// ALU_TOP
module ALU_TOP 
#( parameter OP_DATA_WIDTH = 16 ,
             Arith_OUT_WIDTH = OP_DATA_WIDTH + OP_DATA_WIDTH ,            
             Logic_OUT_WIDTH = OP_DATA_WIDTH ,
             Shift_OUT_WIDTH = OP_DATA_WIDTH ,
             CMP_OUT_WIDTH = 3 
)
(
input  wire [OP_DATA_WIDTH-1:0]    A   ,
input  wire [OP_DATA_WIDTH-1:0]    B   ,
input  wire [3:0]                  ALU_FUNC ,
input  wire                        CLK ,
output wire [Arith_OUT_WIDTH-1:0]  Arith_OUT,
output wire                        Carry_OUT,
output wire                        Arith_Flag,
output wire [Logic_OUT_WIDTH-1:0]  Logic_OUT,
output wire                        Logic_Flag,
output wire [Shift_OUT_WIDTH-1:0]  Shift_OUT,
output wire                        Shift_Flag,
output wire [CMP_OUT_WIDTH-1:0]    CMP_OUT,
output wire                        CMP_Flag
);
Size: ~4500 cells after synthesis, ~110 I/O pins, roughly 34000 sq um of cells after synthesis.
export LEC_CHECK = 0
export CAP_MARGIN = 5
export CORE_MARGIN = 2
export CORE_UTILIZATION = 70
export CTS_CLUSTER_SIZE = 36
export SLEW_MARGIN = 20
create_clock -name core_clock -period 74.3 [get_ports {CLK}]
run.sh (not shown) runs the stock make flow with config.mk's settings and CLKGATE_MAP_FILE=.
The starting point never finished: it broke off in clock tree synthesis on DPL-0038.
Rerun with:
Settings changed: CORE_UTILIZATION 70 to 72, CTS_CLUSTER_DIAMETER set to 355, HOLD_SLACK_MARGIN set to -0.1.
After rerunning: This time the run ended with an error in detailed placement on DPL-0033; die size came out lower by a few percent; area after synthesis is unchanged; synthesized cell count is unchanged.
Rerun with:
Settings changed: CAP_MARGIN 5 to 20, CORE_UTILIZATION 72 to 68, CTS_CLUSTER_DIAMETER 355 to not set, CTS_CLUSTER_SIZE 36 to not set, HOLD_SLACK_MARGIN -0.1 to not set, MAX_ROUTING_LAYER set to met4.
Clock period 74.3 ns to 95.1 ns, I/O delays scaled along.
With this change the flow finished but fails on setup timing.
Area after synthesis is unchanged.
Die size climbs by a few percent.
Synthesized cell count stays the same.
Rerun with:
Settings changed: CORE_UTILIZATION 68 to 42, MAX_ROUTING_LAYER met4 to not set.
Clock period 95.1 ns to 102.0 ns, I/O delays scaled along.
What happened:
- Now the flow finished clean
- synthesized cell count does not change
- utilization falls by 34 points
- global-route usage drops by 18 points
Rerun with:
Settings changed: CORE_UTILIZATION 42 to 40.
Clock period 102.0 ns to 105.0 ns, I/O delays scaled along.
Result: Final cell count went up by 0.35%. Routed wire length barely changes. Synthesized area is unchanged. Worst hold slack is better by 430 ps. Design area shrinks by 2.0%. Synthesized cell count stays the same. Worst setup slack gets better by 440 ps. Die area grows by 4.9%. Non-clock buffer count falls by 52.

========
JK:
The RTL this note starts from:
==> flow/design.v <==
module Decoder (
input  wire [1:0] IN ,
output reg  [3:0] OUT
);
always @(*)
  begin
  OUT = 4'b0000 ;
    case (IN)
     2'b00 : OUT = 4'b0001 ;
     2'b01 : OUT = 4'b0010 ;          
     2'b10 : OUT = 4'b0100 ;     
     2'b11 : OUT = 4'b1000 ;     
   endcase
 end 
 endmodule
module ARITHMETIC_UNIT 
#( parameter IN_DATA_WIDTH = 16,
             OUT_DATA_WIDTH = 16
)
(
input  wire [IN_DATA_WIDTH-1:0]   A   ,
input  wire [IN_DATA_WIDTH-1:0]   B   ,
input  wire [1:0]                 ALU_FUNC ,
input  wire                       CLK ,
input  wire                       Arith_enable ,
output reg                        Carry_OUT,
output reg [OUT_DATA_WIDTH-1:0]   Arith_OUT,
output reg                        Arith_Flag
);
reg [OUT_DATA_WIDTH-1:0]  Arith_OUT_comb  ;
reg                       Arith_Flag_comb ;
wire                      Carry_OUT_comb  ;
always @ (posedge CLK)
 begin 
   Arith_OUT <= Arith_OUT_comb ;
   Carry_OUT <= Carry_OUT_comb ;
   Arith_Flag <= Arith_Flag_comb ;
	end
always @ (*)
 begin 
    Arith_OUT_comb = 1'b0 ;
    Arith_Flag_comb = 1'b0 ;
	if(Arith_enable)
      case (ALU_FUNC)
      2'b00 : begin
              Arith_OUT_comb = A + B ;
              Arith_Flag_comb = 1'b1 ;              
		      end
      2'b01 : begin
              Arith_OUT_comb = A - B ;
              Arith_Flag_comb = 1'b1 ;           
		      end
      2'b10 : begin
              Arith_OUT_comb = A * B ;
              Arith_Flag_comb = 1'b1 ;           
		      end
      2'b11 : begin
              Arith_OUT_comb = (B == 0) ? {IN_DATA_WIDTH{1'b1}} : A / B ;   
              Arith_Flag_comb = 1'b1 ;           
		      end
      endcase
	else
	 begin
      Arith_OUT_comb = 'b0 ;
      Arith_Flag_comb = 1'b0 ;
     end
 end
assign Carry_OUT_comb = Arith_OUT_comb [IN_DATA_WIDTH] ;
 endmodule
module LOGIC_UNIT 
#( parameter IN_DATA_WIDTH = 16 ,
             OUT_DATA_WIDTH = 16
)
(
input  wire [IN_DATA_WIDTH-1:0]  A   ,
input  wire [IN_DATA_WIDTH-1:0]  B   ,
input  wire [1:0]                ALU_FUNC ,
input  wire                      CLK ,
input  wire                      Logic_enable ,
output reg [OUT_DATA_WIDTH-1:0]  Logic_OUT,
output reg                       Logic_Flag
);
reg [OUT_DATA_WIDTH-1:0]  Logic_OUT_comb  ;
reg                       Logic_Flag_comb ;
always @ (posedge CLK)
 begin 
   Logic_OUT  <= Logic_OUT_comb ;
   Logic_Flag <= Logic_Flag_comb ;
	end
always @ (*)
 begin 
    Logic_OUT_comb = 1'b0 ;
    Logic_Flag_comb = 1'b0 ;
	if(Logic_enable)
      case (ALU_FUNC)
      2'b00 : begin
              Logic_OUT_comb = A & B ;
              Logic_Flag_comb = 1'b1 ;              
		      end
      2'b01 : begin
              Logic_OUT_comb = A | B ;
              Logic_Flag_comb = 1'b1 ;           
		      end
      2'b10 : begin
              Logic_OUT_comb = ~(A & B) ;
              Logic_Flag_comb = 1'b1 ;           
		      end
      2'b11 : begin
              Logic_OUT_comb = ~(A | B) ;
              Logic_Flag_comb = 1'b1 ;           
		      end
      endcase
	else
	 begin
      Logic_OUT_comb = 1'b0 ;
      Logic_Flag_comb = 1'b0 ;
     end
 end
 endmodule
module SHIFT_UNIT 
#( parameter IN_DATA_WIDTH = 16 ,
             OUT_DATA_WIDTH = 16
)
(
input  wire [IN_DATA_WIDTH-1:0]  A   ,
input  wire [IN_DATA_WIDTH-1:0]  B   ,
input  wire [1:0]                ALU_FUNC ,
input  wire                      CLK ,
input  wire                      Shift_enable ,
output reg  [OUT_DATA_WIDTH-1:0] Shift_OUT,
output reg                       Shift_Flag
);
reg [OUT_DATA_WIDTH-1:0]  Shift_OUT_comb  ;
reg                       Shift_Flag_comb ;
always @ (posedge CLK)
 begin 
   Shift_OUT  <= Shift_OUT_comb ;
   Shift_Flag <= Shift_Flag_comb ;
	end
always @ (*)
 begin 
    Shift_OUT_comb = 1'b0 ;
    Shift_Flag_comb = 1'b0 ;
	if(Shift_enable)
      case (ALU_FUNC)
      2'b00 : begin
              Shift_OUT_comb = A >> 1  ;
              Shift_Flag_comb = 1'b1 ;              
		      end
      2'b01 : begin
              Shift_OUT_comb = A << 1 ;
              Shift_Flag_comb = 1'b1 ;           
		      end
      2'b10 : begin
              Shift_OUT_comb = B >> 1 ;
              Shift_Flag_comb = 1'b1 ;           
		      end
      2'b11 : begin
              Shift_OUT_comb = B << 1 ;
              Shift_Flag_comb = 1'b1 ;           
		      end
      endcase
	else
	 begin
      Shift_OUT_comb = 1'b0 ;
      Shift_Flag_comb = 1'b0 ;
     end
 end
 endmodule
module CMP_UNIT 
#( parameter IN_DATA_WIDTH  = 16,
             OUT_DATA_WIDTH = 16
)
(
input  wire [IN_DATA_WIDTH-1:0]   A   ,
input  wire [IN_DATA_WIDTH-1:0]   B   ,
input  wire [1:0]                 ALU_FUNC ,
input  wire                       CLK ,
input  wire                       CMP_enable ,
output reg  [OUT_DATA_WIDTH-1:0]  CMP_OUT ,
output reg                        CMP_Flag
);
reg [OUT_DATA_WIDTH-1:0]  CMP_OUT_comb  ;
reg                       CMP_Flag_comb ;
always @ (posedge CLK)
 begin 
   CMP_OUT  <= CMP_OUT_comb ;
   CMP_Flag <= CMP_Flag_comb ;
	end
always @ (*)
 begin 
    CMP_OUT_comb = 1'b0 ;
    CMP_Flag_comb = 1'b0 ;
	if(CMP_enable)
      case (ALU_FUNC)
      2'b00 : begin
              CMP_OUT_comb = 'b0  ;
              CMP_Flag_comb = 1'b1 ;              
		      end
      2'b01 : begin
              CMP_Flag_comb = 1'b1 ;  
              if (A==B)
                CMP_OUT_comb = 'b1;
              else
                CMP_OUT_comb = 'b0;			  
		      end
      2'b10 : begin
              CMP_Flag_comb = 1'b1 ;  
              if (A>B)
                CMP_OUT_comb = 'b10;
              else
                CMP_OUT_comb = 'b0;			  
		      end
      2'b11 : begin
              CMP_Flag_comb = 1'b1 ; 
              if (A<B)
                CMP_OUT_comb = 'b11;
              else
                CMP_OUT_comb = 'b0;			  
		      end
      endcase
	else
	 begin
      CMP_OUT_comb = 'b0 ;
      CMP_Flag_comb = 1'b0 ;
     end
 end
 endmodule
module ALU_TOP 
#( parameter OP_DATA_WIDTH = 16 ,
             Arith_OUT_WIDTH = OP_DATA_WIDTH + OP_DATA_WIDTH ,            
             Logic_OUT_WIDTH = OP_DATA_WIDTH ,
             Shift_OUT_WIDTH = OP_DATA_WIDTH ,
             CMP_OUT_WIDTH = 3 
)
(
input  wire [OP_DATA_WIDTH-1:0]    A   ,
input  wire [OP_DATA_WIDTH-1:0]    B   ,
input  wire [3:0]                  ALU_FUNC ,
input  wire                        CLK ,
output wire [Arith_OUT_WIDTH-1:0]  Arith_OUT,
output wire                        Carry_OUT,
output wire                        Arith_Flag,
output wire [Logic_OUT_WIDTH-1:0]  Logic_OUT,
output wire                        Logic_Flag,
output wire [Shift_OUT_WIDTH-1:0]  Shift_OUT,
output wire                        Shift_Flag,
output wire [CMP_OUT_WIDTH-1:0]    CMP_OUT,
output wire                        CMP_Flag
);
wire                  CMP_enable ;
wire                  Shift_enable ;
wire                  Logic_enable ;
wire                  Arith_enable ;
Decoder U0 (
.IN(ALU_FUNC[3:2]),
.OUT({Shift_enable,CMP_enable,Logic_enable,Arith_enable})
);
ARITHMETIC_UNIT # ( .IN_DATA_WIDTH(OP_DATA_WIDTH), .OUT_DATA_WIDTH(Arith_OUT_WIDTH)) U0_ARITHMETIC_UNIT (
.A(A),
.B(B),
.ALU_FUNC(ALU_FUNC[1:0]),
.CLK(CLK),
.Arith_enable(Arith_enable),
.Arith_OUT(Arith_OUT),
.Carry_OUT(Carry_OUT),
.Arith_Flag(Arith_Flag)
);
LOGIC_UNIT # ( .IN_DATA_WIDTH(OP_DATA_WIDTH), .OUT_DATA_WIDTH(Logic_OUT_WIDTH)) U0_LOGIC_UNIT (
.A(A),
.B(B),
.ALU_FUNC(ALU_FUNC[1:0]),
.CLK(CLK),
.Logic_enable(Logic_enable),
.Logic_OUT(Logic_OUT),
.Logic_Flag(Logic_Flag)
);
SHIFT_UNIT # ( .IN_DATA_WIDTH(OP_DATA_WIDTH), .OUT_DATA_WIDTH(Shift_OUT_WIDTH)) U0_SHIFT_UNIT (
.A(A),
.B(B),
.ALU_FUNC(ALU_FUNC[1:0]),
.CLK(CLK),
.Shift_enable(Shift_enable),
.Shift_OUT(Shift_OUT),
.Shift_Flag(Shift_Flag)
);
CMP_UNIT # ( .IN_DATA_WIDTH(OP_DATA_WIDTH), .OUT_DATA_WIDTH(CMP_OUT_WIDTH)) U0_CMP_UNIT (
.A(A),
.B(B),
.ALU_FUNC(ALU_FUNC[1:0]),
.CLK(CLK),
.CMP_enable(CMP_enable),
.CMP_OUT(CMP_OUT),
.CMP_Flag(CMP_Flag)
);
endmodule
clock: 92.6 ns
lec_check: 0
cap_margin: 0
core_margin: 2
core_utilization: 70
cts_cluster_diameter: 354
cts_cluster_size: 32
max_routing_layer: met4
slew_margin: 20
JK is listed as incomplete: the tool reported an error in 5_1_grt and the run ended there.
--- input diff JK..MS ---
# JK
export LEC_CHECK = 0
export CAP_MARGIN = 0
export CORE_MARGIN = 2
export CORE_UTILIZATION = 70
export CTS_CLUSTER_DIAMETER = 354
export CTS_CLUSTER_SIZE = 32
export MAX_ROUTING_LAYER = met4
export SLEW_MARGIN = 20
create_clock -name core_clock -period 92.6 [get_ports {CLK}]
# MS
export LEC_CHECK = 0
export CAP_MARGIN = 20
export CORE_MARGIN = 2
export CORE_UTILIZATION = 40
export SLEW_MARGIN = 20
create_clock -name core_clock -period 122.0 [get_ports {CLK}]
### Flow results
Compared with JK, in MS placeable core area saw an increase, placed wire-length estimate after detailed placement down 20000 um, total placed instance area lower.
Sort JK and MS by worst-case setup slack after placement desc -> top: MS
Every stage of the flow completed for MS, and the final layout passed the timing, design-rule and antenna checks.
MS against JK; die footprint is up by more than half.
### MS -> AL
# MS
export LEC_CHECK = 0
export CAP_MARGIN = 20
export CORE_MARGIN = 2
export CORE_UTILIZATION = 40
export SLEW_MARGIN = 20
create_clock -name core_clock -period 122.0 [get_ports {CLK}]
# AL
export LEC_CHECK = 0
export ABC_AREA = 1
export CAP_MARGIN = 40
export CORE_MARGIN = 2
export CORE_UTILIZATION = 72
export CTS_CLUSTER_DIAMETER = 395
export CTS_CLUSTER_SIZE = 98
export PLACE_DENSITY = 0.43
export SLEW_MARGIN = 20
create_clock -name core_clock -period 122.0 [get_ports {CLK}]
Results
Taking MS as the reference, in AL data required time of the critical path now smaller; detailed-route wire length now smaller.
What MS reported for first-iteration DRC count has to be multiplied by 1.3 to get the figure for AL.
[AL] global-route usage rose 16 points relative to MS
Higher sum of met3 wire segment lengths after detailed routing goes to AL over MS.
Comparing MS with AL, the clock buffer and inverter area fraction after layout came out essentially unchanged.
From MS to AL the numbers moved as follows: mux share of post-synthesis cell area has decreased; post-route worst hold slack now sits higher.
The inputs of TR differ from those of AL as listed below.
# AL
export LEC_CHECK = 0
export ABC_AREA = 1
export CAP_MARGIN = 40
export CORE_MARGIN = 2
export CORE_UTILIZATION = 72
export CTS_CLUSTER_DIAMETER = 395
export CTS_CLUSTER_SIZE = 98
export PLACE_DENSITY = 0.43
export SLEW_MARGIN = 20
create_clock -name core_clock -period 122.0 [get_ports {CLK}]
# TR
export LEC_CHECK = 0
export ABC_AREA = 1
export CAP_MARGIN = 20
export CORE_MARGIN = 2
export CORE_UTILIZATION = 57
export PLACE_DENSITY_LB_ADDON = 0.0
export SLEW_MARGIN = 20
create_clock -name core_clock -period 142.0 [get_ports {CLK}]
--- outcome ---
Sort AL and TR by number of inserted filler cells in the final layout desc -> top: TR. Side by side, final clock period utilization by the worst path turned out lower in TR than in AL. TR — worst setup slack after placement 16190 ps higher, AL as reference. B[12] as the startpoint of the most critical setup path was reported by AL, and B[0] by TR. Tightest hold margin in TR vs AL: up 4000 ps. The final layout from TR, which completed every stage, passed the timing, design-rule and antenna checks at the end of the flow. Cmp AL and TR / final worst slack / higher: TR.
diff inputs: TR => PW
# TR
export LEC_CHECK = 0
export ABC_AREA = 1
export CAP_MARGIN = 20
export CORE_MARGIN = 2
export CORE_UTILIZATION = 57
export PLACE_DENSITY_LB_ADDON = 0.0
export SLEW_MARGIN = 20
create_clock -name core_clock -period 142.0 [get_ports {CLK}]
# PW
export LEC_CHECK = 0
export ABC_AREA = 1
export CAP_MARGIN = 20
export CORE_MARGIN = 2
export CORE_UTILIZATION = 72
export CTS_CLUSTER_DIAMETER = 247
export CTS_CLUSTER_SIZE = 99
export PLACE_DENSITY = 0.39
export SLEW_MARGIN = 20
create_clock -name core_clock -period 97.8 [get_ports {CLK}]
## What came out
Sequential share of cell area in PW is 0.34 points below TR.
Area of all placed cells without fillers on PW is behind TR.
Period utilization ends up higher on PW.
Changes observed in PW relative to TR: global-route usage over all layers now larger, share of the core filled with cells now larger, count of cell instances traversed by the critical path now larger, number of post-CTS setup repair buffers now larger.
The lower detailed-router iteration count before antenna repair of TR and PW is in PW.
